==> run M: inputs <==
==> flow/design.v <==
module non_restoring_divider #(
    parameter DATA_WIDTH = 32
) (
    input  logic                    clk_i,
    input  logic                    clk_en_i,
    input  logic                    rst_n_i,
    input  logic [DATA_WIDTH - 1:0] dividend_i,
    input  logic [DATA_WIDTH - 1:0] divisor_i,
    input  logic                    data_valid_i,
    output logic [DATA_WIDTH - 1:0] quotient_o,
    output logic [DATA_WIDTH - 1:0] remainder_o,
    output logic                    divide_by_zero_o,
    output logic                    data_valid_o,
    output logic                    idle_o
);
    localparam COUNTER_WIDTH = $clog2(DATA_WIDTH);
    typedef enum logic [1:0] {IDLE, DIVIDE, RESTORE} fsm_state_t;
    typedef struct packed {
        logic                    rem_sign;
        logic [DATA_WIDTH - 1:0] remainder;
        logic [DATA_WIDTH - 1:0] quotient;
    } result_t;
    fsm_state_t state_CRT, state_NXT;
        always_ff @(posedge clk_i) begin : state_register
            if (!rst_n_i) begin
                state_CRT <= IDLE;
            end else if (clk_en_i) begin
                state_CRT <= state_NXT;
            end
        end : state_register
    result_t partial_CRT, partial_NXT;
    logic [DATA_WIDTH - 1:0] divisor_CRT, divisor_NXT;
        always_ff @(posedge clk_i) begin : datapath_register
            if (clk_en_i) begin
                partial_CRT <= partial_NXT;
                divisor_CRT <= divisor_NXT;
            end
        end : datapath_register
    logic [COUNTER_WIDTH - 1:0] iter_count_CRT, iter_count_NXT;
        always_ff @(posedge clk_i) begin : counter 
            if (clk_en_i) begin
                iter_count_CRT <= iter_count_NXT;
            end
        end : counter 
    logic divide_by_zero_CRT, divide_by_zero_NXT;
        always_ff @(posedge clk_i) begin : status_register
            if (!rst_n_i) begin
                divide_by_zero_CRT <= 1'b0;
            end else if (clk_en_i) begin
                divide_by_zero_CRT <= divide_by_zero_NXT;
            end
        end : status_register
    result_t pair_shifted;
        always_comb begin : fsm_logic 
            divide_by_zero_NXT = divide_by_zero_CRT;
            iter_count_NXT = iter_count_CRT;
            partial_NXT = partial_CRT;
            divisor_NXT = divisor_CRT;
            state_NXT = state_CRT;
            pair_shifted = 'b0;
            remainder_o = partial_CRT.remainder;
            data_valid_o = 1'b0;
            idle_o = 1'b0;
            case (state_CRT) 
                IDLE: begin 
                    if (data_valid_i) begin
                        state_NXT = DIVIDE;
                    end
                    divide_by_zero_NXT = (divisor_i == '0);
                    partial_NXT.rem_sign = 1'b0;
                    partial_NXT.quotient = dividend_i;
                    partial_NXT.remainder = '0;
                    divisor_NXT = divisor_i;
                    iter_count_NXT = '0;
                    idle_o = 1'b1;
                end
                DIVIDE: begin
                    state_NXT = (iter_count_CRT == (DATA_WIDTH - 1)) ? RESTORE : state_CRT;
                    iter_count_NXT = iter_count_CRT + 1;
                    pair_shifted = partial_CRT << 1; 
                    if (partial_CRT.rem_sign) begin
                        {partial_NXT.rem_sign, partial_NXT.remainder} = {pair_shifted.rem_sign, pair_shifted.remainder} + divisor_CRT;
                    end else begin
                        {partial_NXT.rem_sign, partial_NXT.remainder} = {pair_shifted.rem_sign, pair_shifted.remainder} - divisor_CRT;
                    end
                    partial_NXT.quotient = {pair_shifted.quotient[DATA_WIDTH - 1:1], !partial_NXT.rem_sign};
                end
                RESTORE: begin
                    state_NXT = IDLE;
                    data_valid_o = 1'b1;
                    idle_o = 1'b0;
                    if (partial_CRT.rem_sign) begin
                        {partial_NXT.rem_sign, partial_NXT.remainder} = {partial_CRT.rem_sign, partial_CRT.remainder} + divisor_CRT;
                    end
                    remainder_o = partial_NXT.remainder;
                end
            endcase
        end : fsm_logic
    assign quotient_o = partial_CRT.quotient;
    assign divide_by_zero_o = divide_by_zero_CRT;
endmodule
==> flow/run.sh <==
#!/bin/bash
# the make line also repeats each setting of config.mk as NAME=value (left out here)
make -C /OpenROAD-flow-scripts/flow DESIGN_CONFIG=/design/flow/config.mk WORK_HOME=/design/flow/orfs CLKGATE_MAP_FILE= finish
==> flow/config.mk <==
export PLATFORM = sky130hd
export DESIGN_NAME = non_restoring_divider
export DESIGN_NICKNAME = non_restoring_divider
export VERILOG_FILES = /design/flow/design.v
export SDC_FILE = /design/flow/constraint.sdc
export NUM_CORES = 4
export LEC_CHECK = 0
export CAP_MARGIN = 0
export CELL_PAD_IN_SITES_DETAIL_PLACEMENT = 2
export CELL_PAD_IN_SITES_GLOBAL_PLACEMENT = 2
export CORE_ASPECT_RATIO = 1.17
export CORE_MARGIN = 5
export CORE_UTILIZATION = 52
export CTS_CLUSTER_SIZE = 70
export GPL_ROUTABILITY_DRIVEN = 0
export GPL_TIMING_DRIVEN = 0
export MAX_ROUTING_LAYER = met4
export MIN_ROUTING_LAYER = met2
export PLACE_DENSITY = 0.7
export SETUP_SLACK_MARGIN = 1.2
export SLEW_MARGIN = 10
==> flow/constraint.sdc <==
create_clock -name core_clock -period 5.21 [get_ports {clk_i}]
set_input_delay 1.0420 -clock core_clock [delete_from_list [all_inputs] [get_ports {clk_i}]]
set_output_delay 1.0420 -clock core_clock [all_outputs]
set_load 0.01 [all_outputs]
==> inputs of run E, as changes to run M <==
ABC_AREA = 1   (was not set)
CAP_MARGIN = 20   (was 0)
CELL_PAD_IN_SITES_DETAIL_PLACEMENT = not set   (was 2)
CELL_PAD_IN_SITES_GLOBAL_PLACEMENT = not set   (was 2)
CORE_ASPECT_RATIO = not set   (was 1.17)
CORE_MARGIN = 2   (was 5)
CORE_UTILIZATION = 72   (was 52)
CTS_CLUSTER_DIAMETER = 280   (was not set)
CTS_CLUSTER_SIZE = 97   (was 70)
GPL_ROUTABILITY_DRIVEN = not set   (was 0)
GPL_TIMING_DRIVEN = not set   (was 0)
MAX_ROUTING_LAYER = not set   (was met4)
MIN_ROUTING_LAYER = not set   (was met2)
PLACE_DENSITY = not set   (was 0.7)
SETUP_SLACK_MARGIN = not set   (was 1.2)
SLEW_MARGIN = 20   (was 10)
TNS_END_PERCENT = 10   (was not set)
==> flow/constraint.sdc (replaced) <==
create_clock -name core_clock -period 4.5 [get_ports {clk_i}]
set_input_delay 0.9000 -clock core_clock [delete_from_list [all_inputs] [get_ports {clk_i}]]
set_output_delay 0.9000 -clock core_clock [all_outputs]
set_load 0.01 [all_outputs]
==> notes.org <==
* Flow results

** Synthesis
- Area fraction in compound gates :: 19.1%
- Top area cells in the synthesized netlist :: sky130_fd_sc_hd__edfxtp_1, sky130_fd_sc_hd__ha_1, sky130_fd_sc_hd__xor2_1
- And+or+nand+nor area frac :: 14.7%
- Dividing the synthesized area by the synthesized cell count gives 9.32 um^2.
- Synthesis handed over a netlist of 933 instances.
- Yosys reports a chip area of 8700 um^2.

** Outcome
- The run stopped with a tool error.
- Last stage reached :: global placement
- Tool error :: [ERROR GPL-0301] Utilization 105.379 % exceeds 100%.

** Die
- Die extent in x :: 130 um
- Site Rows :: 51
The numbers above come from run M.

==> notes.org <==
#+TITLE: Flow metrics

** Synthesis
- By area the synthesized netlist is led by sky130_fd_sc_hd__edfxtp_1, sky130_fd_sc_hd__nand2_1, sky130_fd_sc_hd__inv_1.
- Synthesis area per yosys :: 10700 um^2
- After synthesis, the mean cell area works out to 6.37 um^2.
- Area fraction in compound gates :: 8.50%
- FFs w/ async S/R, synth :: 0%
- Among the non-sequential cells, simple AND/OR/NAND/NOR gates take the most area.
- Cells after Synth :: 1680
- After synthesis, the share of cell area in mux cells is 0%.

** Power
- The design draws 3.76 mW.

** CTS
- Number of instances resized during post-cts repair :: 0

** Die
- In this run the core area contains 44 standard-cell rows.

** Timing
- Unrepaired setup endpoints after global routing :: false

** Outcome
- The flow ran to the end and the layout has no timing, DRC or antenna violations.

** Route
- Number of design rule violations left after detail routing :: 0

** Critical path
- First element of the critical path :: divisor_CRT[0]$_DFFE_PP_
The numbers above come from run E.


========
==> juniper: inputs <==
// non_restoring_divider: RTL as listed in full above, without the edits since
export LEC_CHECK = 0
export CAP_MARGIN = 20
export CORE_MARGIN = 2
export CORE_UTILIZATION = 68
export CTS_CLUSTER_SIZE = 36
export HOLD_SLACK_MARGIN = -0.04
export SLEW_MARGIN = 20
create_clock -name core_clock -period 4.19 [get_ports {clk_i}]
run.sh (not shown) runs the stock make flow with config.mk's settings and CLKGATE_MAP_FILE=.
==> inputs of xenon, as changes to juniper <==
ABC_AREA = 1   (was unset)
CORE_ASPECT_RATIO = 1.37   (was unset)
CORE_UTILIZATION = 71   (was 68)
CTS_CLUSTER_DIAMETER = 332   (was unset)
CTS_CLUSTER_SIZE = 96   (was 36)
HOLD_SLACK_MARGIN = unset   (was -0.04)
==> flow/constraint.sdc (replaced) <==
create_clock -name core_clock -period 3.79 [get_ports {clk_i}]
set_input_delay 0.7580 -clock core_clock [delete_from_list [all_inputs] [get_ports {clk_i}]]
set_output_delay 0.7580 -clock core_clock [all_outputs]
set_load 0.01 [all_outputs]
==> inputs of maple, as changes to juniper <==
CORE_UTILIZATION = 40   (was 68)
CTS_CLUSTER_SIZE = unset   (was 36)
HOLD_SLACK_MARGIN = unset   (was -0.04)
==> flow/constraint.sdc (replaced) <==
create_clock -name core_clock -period 6.0 [get_ports {clk_i}]
set_input_delay 1.2000 -clock core_clock [delete_from_list [all_inputs] [get_ports {clk_i}]]
set_output_delay 1.2000 -clock core_clock [all_outputs]
set_load 0.01 [all_outputs]
==> inputs of lagoon, as changes to juniper <==
ABC_AREA = 1   (was unset)
CORE_UTILIZATION = 69   (was 68)
CTS_CLUSTER_DIAMETER = 332   (was unset)
CTS_CLUSTER_SIZE = 96   (was 36)
HOLD_SLACK_MARGIN = unset   (was -0.04)
TNS_END_PERCENT = 5   (was unset)
==> flow/constraint.sdc (replaced) <==
create_clock -name core_clock -period 3.79 [get_ports {clk_i}]
set_input_delay 0.7580 -clock core_clock [delete_from_list [all_inputs] [get_ports {clk_i}]]
set_output_delay 0.7580 -clock core_clock [all_outputs]
set_load 0.01 [all_outputs]
==> reports/results.txt <==
# diodes -> 1
total of max-cap violations -> 0
antenna violations before repair -> 2
status -> no timing/DRC/antenna violations
total clock network power -> 639 uW
share of the yosys chip area belonging to registers -> 36.14%
Cells after Synth -> 933
Pwr top -> combinational logic
Power, Total -> 2.619 mW
setup repair after global routing missed its margin -> no
area fraction in full adders, half adders and majority gates -> 10.24%
Required @ worst endpoint -> 4800 ps
That was maple.
==> reports/results.txt <==
area fraction in full adders, half adders and majority gates -> 10.24%
share of the yosys chip area belonging to registers -> 36.14%
number of setup violations in the final report -> 9
antenna violations before repair -> 1
status -> failed layout checks
Power, Total -> 4.165 mW
# diodes -> 0
crit path setup slack, layout -> -199.5 ps
checks failing in the layout checks -> negative setup slack
total of max-cap violations -> 0
That was juniper.
==> reports/results.txt <==
status -> did not finish
stage where the run ended -> global routing (5_1_grt)
Log Error -> [ERROR GRT-0232] Routing congestion too high. Check the congestion heatmap in the GUI.
share of the yosys chip area belonging to registers -> 29.38%
area fraction in full adders, half adders and majority gates -> 8.327%
Floorplan Core Area -> 0.01477 mm^2
synthesized flop and latch total -> 106
Cells after Synth -> 1,680
area of the mapped netlist -> 0.01070 mm^2
number of I/O pins -> 135
root buffer cell -> sky130_fd_sc_hd__clkbuf_16
That was xenon.
==> reports/results.txt <==
total clock network power -> 1.01 mW
Pwr top -> combinational logic
# diodes -> 0
antenna violations before repair -> 0
Cells after Synth -> 1,680
status -> failed layout checks
setup repair after global routing missed its margin -> yes
crit path setup slack, layout -> -110.6 ps
number of setup violations in the final report -> 6
checks failing in the layout checks -> negative setup slack
That was lagoon.
No activity file was given, so power comes from the tool's default toggle rates.
